Design MBF, start of the top module:
module MBF(CLK, RESET, IN_VALID, IN_DATA, X_DATA, Y_DATA, OUT_VALID);
Size: roughly 3300 cells after synthesis, about 490 flip-flops, roughly 43 I/O pins, about 38000 sq um of cells after synthesis.
make LEC_CHECK=0 CAP_MARGIN=35 CELL_PAD_IN_SITES_GLOBAL_PLACEMENT=2 CORE_MARGIN=2 CORE_UTILIZATION=21 CTS_CLUSTER_DIAMETER=41 GPL_ROUTABILITY_DRIVEN=0 GPL_TIMING_DRIVEN=0 HOLD_SLACK_MARGIN=0.22 MAX_ROUTING_LAYER=met5 MIN_ROUTING_LAYER=met2 SETUP_SLACK_MARGIN=-0.08 SLEW_MARGIN=20 TNS_END_PERCENT=25 finish   # period 3.71 ns
run.sh (not shown) runs the stock make flow with config.mk's settings and CLKGATE_MAP_FILE=.
The first run finished but failed the layout checks on setup timing.
==> next run, changes <==
==> flow/config.mk (replaced) <==
export PLATFORM = sky130hd
export DESIGN_NAME = MBF
export DESIGN_NICKNAME = MBF
export VERILOG_FILES = /design/flow/design.v
export SDC_FILE = /design/flow/constraint.sdc
export NUM_CORES = 4
export LEC_CHECK = 0
export ABC_AREA = 1
export CAP_MARGIN = 5
export CORE_MARGIN = 2
export CORE_UTILIZATION = 72
export CTS_CLUSTER_SIZE = 71
export SLEW_MARGIN = 20
==> flow/constraint.sdc (replaced) <==
create_clock -name core_clock -period 3.89 [get_ports {CLK}]
set_input_delay 0.7780 -clock core_clock [delete_from_list [all_inputs] [get_ports {CLK}]]
set_output_delay 0.7780 -clock core_clock [all_outputs]
set_load 0.01 [all_outputs]
The changed run finished with setup timing left.
Global-route usage went up by 24 points.
Die size went down by 69%.
Worst setup slack improves by 1.2 ns.
Non-clock buffer count went up by 141.
Register-to-register slack improves by 1.2 ns.
Final cell count went down by 19%.
Utilization went up by 59 points.
First-iteration DRC count went down by 4.4%.
Area after synthesis went up by 3.3%.
==> next run, changes <==
--- a/flow/config.mk
+++ b/flow/config.mk
@@ -6,8 +6,6 @@
 export NUM_CORES = 4
 export LEC_CHECK = 0
-export ABC_AREA = 1
-export CAP_MARGIN = 5
+export CAP_MARGIN = 20
 export CORE_MARGIN = 2
-export CORE_UTILIZATION = 72
-export CTS_CLUSTER_SIZE = 71
+export CORE_UTILIZATION = 68
 export SLEW_MARGIN = 20
==> flow/constraint.sdc (replaced) <==
create_clock -name core_clock -period 5.68 [get_ports {CLK}]
set_input_delay 1.1360 -clock core_clock [delete_from_list [all_inputs] [get_ports {CLK}]]
set_output_delay 1.1360 -clock core_clock [all_outputs]
set_load 0.01 [all_outputs]
Outcome:
- The changed run produced a layout that fails on setup timing
- via count is lower by 18%
- final cell count is lower by 10%
- non-clock buffer count is lower by 94
- synthesized area is lower by 3.2%
- wire length is lower by 20%
==> next run, changes <==
--- a/flow/config.mk
+++ b/flow/config.mk
@@ -6,6 +6,10 @@
 export NUM_CORES = 4
 export LEC_CHECK = 0
+export ABC_AREA = 1
 export CAP_MARGIN = 20
 export CORE_MARGIN = 2
-export CORE_UTILIZATION = 68
+export CORE_UTILIZATION = 72
+export CTS_CLUSTER_DIAMETER = 400
+export PLACE_DENSITY = 0.36
 export SLEW_MARGIN = 20
+export TNS_END_PERCENT = 10
==> flow/constraint.sdc (replaced) <==
create_clock -name core_clock -period 3.91 [get_ports {CLK}]
set_input_delay 0.7820 -clock core_clock [delete_from_list [all_inputs] [get_ports {CLK}]]
set_output_delay 0.7820 -clock core_clock [all_outputs]
set_load 0.01 [all_outputs]
What happened: The changed run completed, yet does not pass: setup timing; cell count climbs by 11%; clock-buffer cell count rises by 1; setup slack gets worse by 0.78 ns; hold slack gets better by 0.0049 ns; clock skew rose by 0.020 ns; design area is higher by 5.4%; core utilization grows by 6.2 points; wire length is higher by 23%; sequential share of layout area came out lower by 1.4 points; via count rose by 21%.
==> next run, changes <==
==> flow/config.mk (replaced) <==
export PLATFORM = sky130hd
export DESIGN_NAME = MBF
export DESIGN_NICKNAME = MBF
export VERILOG_FILES = /design/flow/design.v
export SDC_FILE = /design/flow/constraint.sdc
export NUM_CORES = 4
export LEC_CHECK = 0
export CAP_MARGIN = 20
export CORE_MARGIN = 2
export CORE_UTILIZATION = 67
export SLEW_MARGIN = 20
==> flow/constraint.sdc (replaced) <==
create_clock -name core_clock -period 6.72 [get_ports {CLK}]
set_input_delay 1.3440 -clock core_clock [delete_from_list [all_inputs] [get_ports {CLK}]]
set_output_delay 1.3440 -clock core_clock [all_outputs]
set_load 0.01 [all_outputs]
Outcome: With this change the flow finished clean; die area rose by 4.0%; routed wire length fell by 21%; first-iteration DRC count fell by 49%.
==> next run, changes <==
--- a/flow/config.mk
+++ b/flow/config.mk
@@ -8,4 +8,6 @@
 export CAP_MARGIN = 20
 export CORE_MARGIN = 2
-export CORE_UTILIZATION = 67
+export CORE_UTILIZATION = 40
+export HOLD_SLACK_MARGIN = 0.15
 export SLEW_MARGIN = 20
+export TNS_END_PERCENT = 45
==> flow/constraint.sdc (replaced) <==
create_clock -name core_clock -period 11.1 [get_ports {CLK}]
set_input_delay 2.2200 -clock core_clock [delete_from_list [all_inputs] [get_ports {CLK}]]
set_output_delay 2.2200 -clock core_clock [all_outputs]
set_load 0.01 [all_outputs]
The changed run completed with no timing, DRC or antenna violations.
Hold slack stays flat.
Sequential cell count does not change.
Synthesized cell count is unchanged.
Maximum frequency goes down by about 3.3%.
Sequential share of layout area fell by 0.15 points.
Wire length drops by 4.0%.
Cell area rises by 0.52%.

* * *

MBF again, from the RTL that the note above started with.
clock: 3.73 ns
lec_check: 0
abc_area: 1
cap_margin: 20
core_margin: 2
core_utilization: 72
cts_cluster_size: 98
setup_slack_margin: 0.62
slew_margin: 20
tns_end_percent: 5
The starting point finished with negative setup slack left.
Edit:
CTS_CLUSTER_SIZE = 77   (was 98)
PLACE_DENSITY_LB_ADDON = 0.04   (was unset)
SETUP_SLACK_MARGIN = -0.21   (was 0.62)
TNS_END_PERCENT = unset   (was 5)
clock period = 3.77 ns   (was 3.73 ns; I/O delays follow)
The changed run ran to the end with violations: negative setup slack.
Setup slack loses 0.044 ns.
Critical path depth falls by 2.
Wire length drops by 5.7%.
Synthesized area stays the same.
Final cell count goes up by about 0.5%.
Count of clock-buffer cells in the layout is unchanged.
Die size stays the same.
Edit:
CTS_CLUSTER_SIZE = 78   (was 77)
PLACE_DENSITY_LB_ADDON = unset   (was 0.04)
SETUP_SLACK_MARGIN = unset   (was -0.21)
clock period = 3.97 ns   (was 3.77 ns; I/O delays follow)
The changed run finished with negative setup slack left.
Worst hold slack gets better by 0.0066 ns.
First-iteration DRC count goes down by a few percent.
Clock-buffer cell count drops by 8.

* * *

try-yarrow:
MBF again, from the RTL that the note above started with.
clock: 7.53 ns
lec_check: 0
cap_margin: 20
cell_pad_in_sites_detail_placement: 1
core_aspect_ratio: 1.85
core_margin: 4
core_utilization: 47
setup_slack_margin: 1.56
slew_margin: 20
Relative to try-yarrow, the following input files were edited for try-nickel:
--- a/flow/config.mk
+++ b/flow/config.mk
@@ -9,5 +9,2 @@
-export CELL_PAD_IN_SITES_DETAIL_PLACEMENT = 1
-export CORE_ASPECT_RATIO = 1.85
-export CORE_MARGIN = 4
-export CORE_UTILIZATION = 47
-export SETUP_SLACK_MARGIN = 1.56
+export CORE_MARGIN = 2
+export CORE_UTILIZATION = 72
==> flow/constraint.sdc <==
create_clock -name core_clock -period 5.74 [get_ports {CLK}]
set_input_delay 1.1480 -clock core_clock [delete_from_list [all_inputs] [get_ports {CLK}]]
set_output_delay 1.1480 -clock core_clock [all_outputs]
set_load 0.01 [all_outputs]
What the final checks of try-nickel revealed, after a flow that finished every stage, was a layout that fails on negative setup slack. Compared with try-yarrow, in try-nickel tally of clock buffers in the finished layout rose by 22; critical path depth neither gained nor lost much; layout overhead on the synthesized area has increased. try-nickel against try-yarrow: number of nets in the final layout climbed 99; data required time of the worst path down 1.76 ns. The cell with the largest stage delay on the worst path comes out sky130_fd_sc_hd__fa_2 in one run and sky130_fd_sc_hd__fa_1 in the other, namely in try-yarrow and try-nickel respectively.
Modified inputs, try-violet compared to try-nickel
--- a/flow/config.mk
+++ b/flow/config.mk
@@ -10 +10 @@
-export CORE_UTILIZATION = 72
+export CORE_UTILIZATION = 40
==> flow/constraint.sdc <==
create_clock -name core_clock -period 6.72 [get_ports {CLK}]
set_input_delay 1.3440 -clock core_clock [delete_from_list [all_inputs] [get_ports {CLK}]]
set_output_delay 1.3440 -clock core_clock [all_outputs]
set_load 0.01 [all_outputs]
## What came out
- try-nickel and try-violet: one clean run, try-violet; the rest did not finish clean.
- Finished, but not clean: try-nickel, with negative setup slack.
- Comparing try-nickel and try-violet, estimated wirelength of the detail-placed design is higher on try-nickel.
- Of try-nickel and try-violet, the lower height of the die belongs to try-nickel.
- Summary of try-violet over try-nickel: area after synthesis stayed essentially flat; total wire length after detailed routing went down 7.4%.
Relative to try-violet, the following input files were edited for try-maple:
--- a/flow/config.mk
+++ b/flow/config.mk
@@ -7,0 +8 @@
+export ABC_AREA = 1
@@ -10 +11,3 @@
-export CORE_UTILIZATION = 40
+export CORE_UTILIZATION = 72
+export CTS_CLUSTER_SIZE = 10
+export SETUP_SLACK_MARGIN = 1.07
@@ -11,0 +15 @@
+export TNS_END_PERCENT = 5
==> flow/constraint.sdc <==
create_clock -name core_clock -period 3.73 [get_ports {CLK}]
set_input_delay 0.7460 -clock core_clock [delete_from_list [all_inputs] [get_ports {CLK}]]
set_output_delay 0.7460 -clock core_clock [all_outputs]
set_load 0.01 [all_outputs]
Notes after the runs:
- Of try-violet and try-maple, only try-violet finishes the flow clean.
- Summary of the comparison: critical path depth is lower in try-maple, relative to try-violet.
- On routed wire length, the higher figure sits with try-maple, not try-violet.
- try-maple vs try-violet: first-pass iteration count of the detailed router up in try-maple
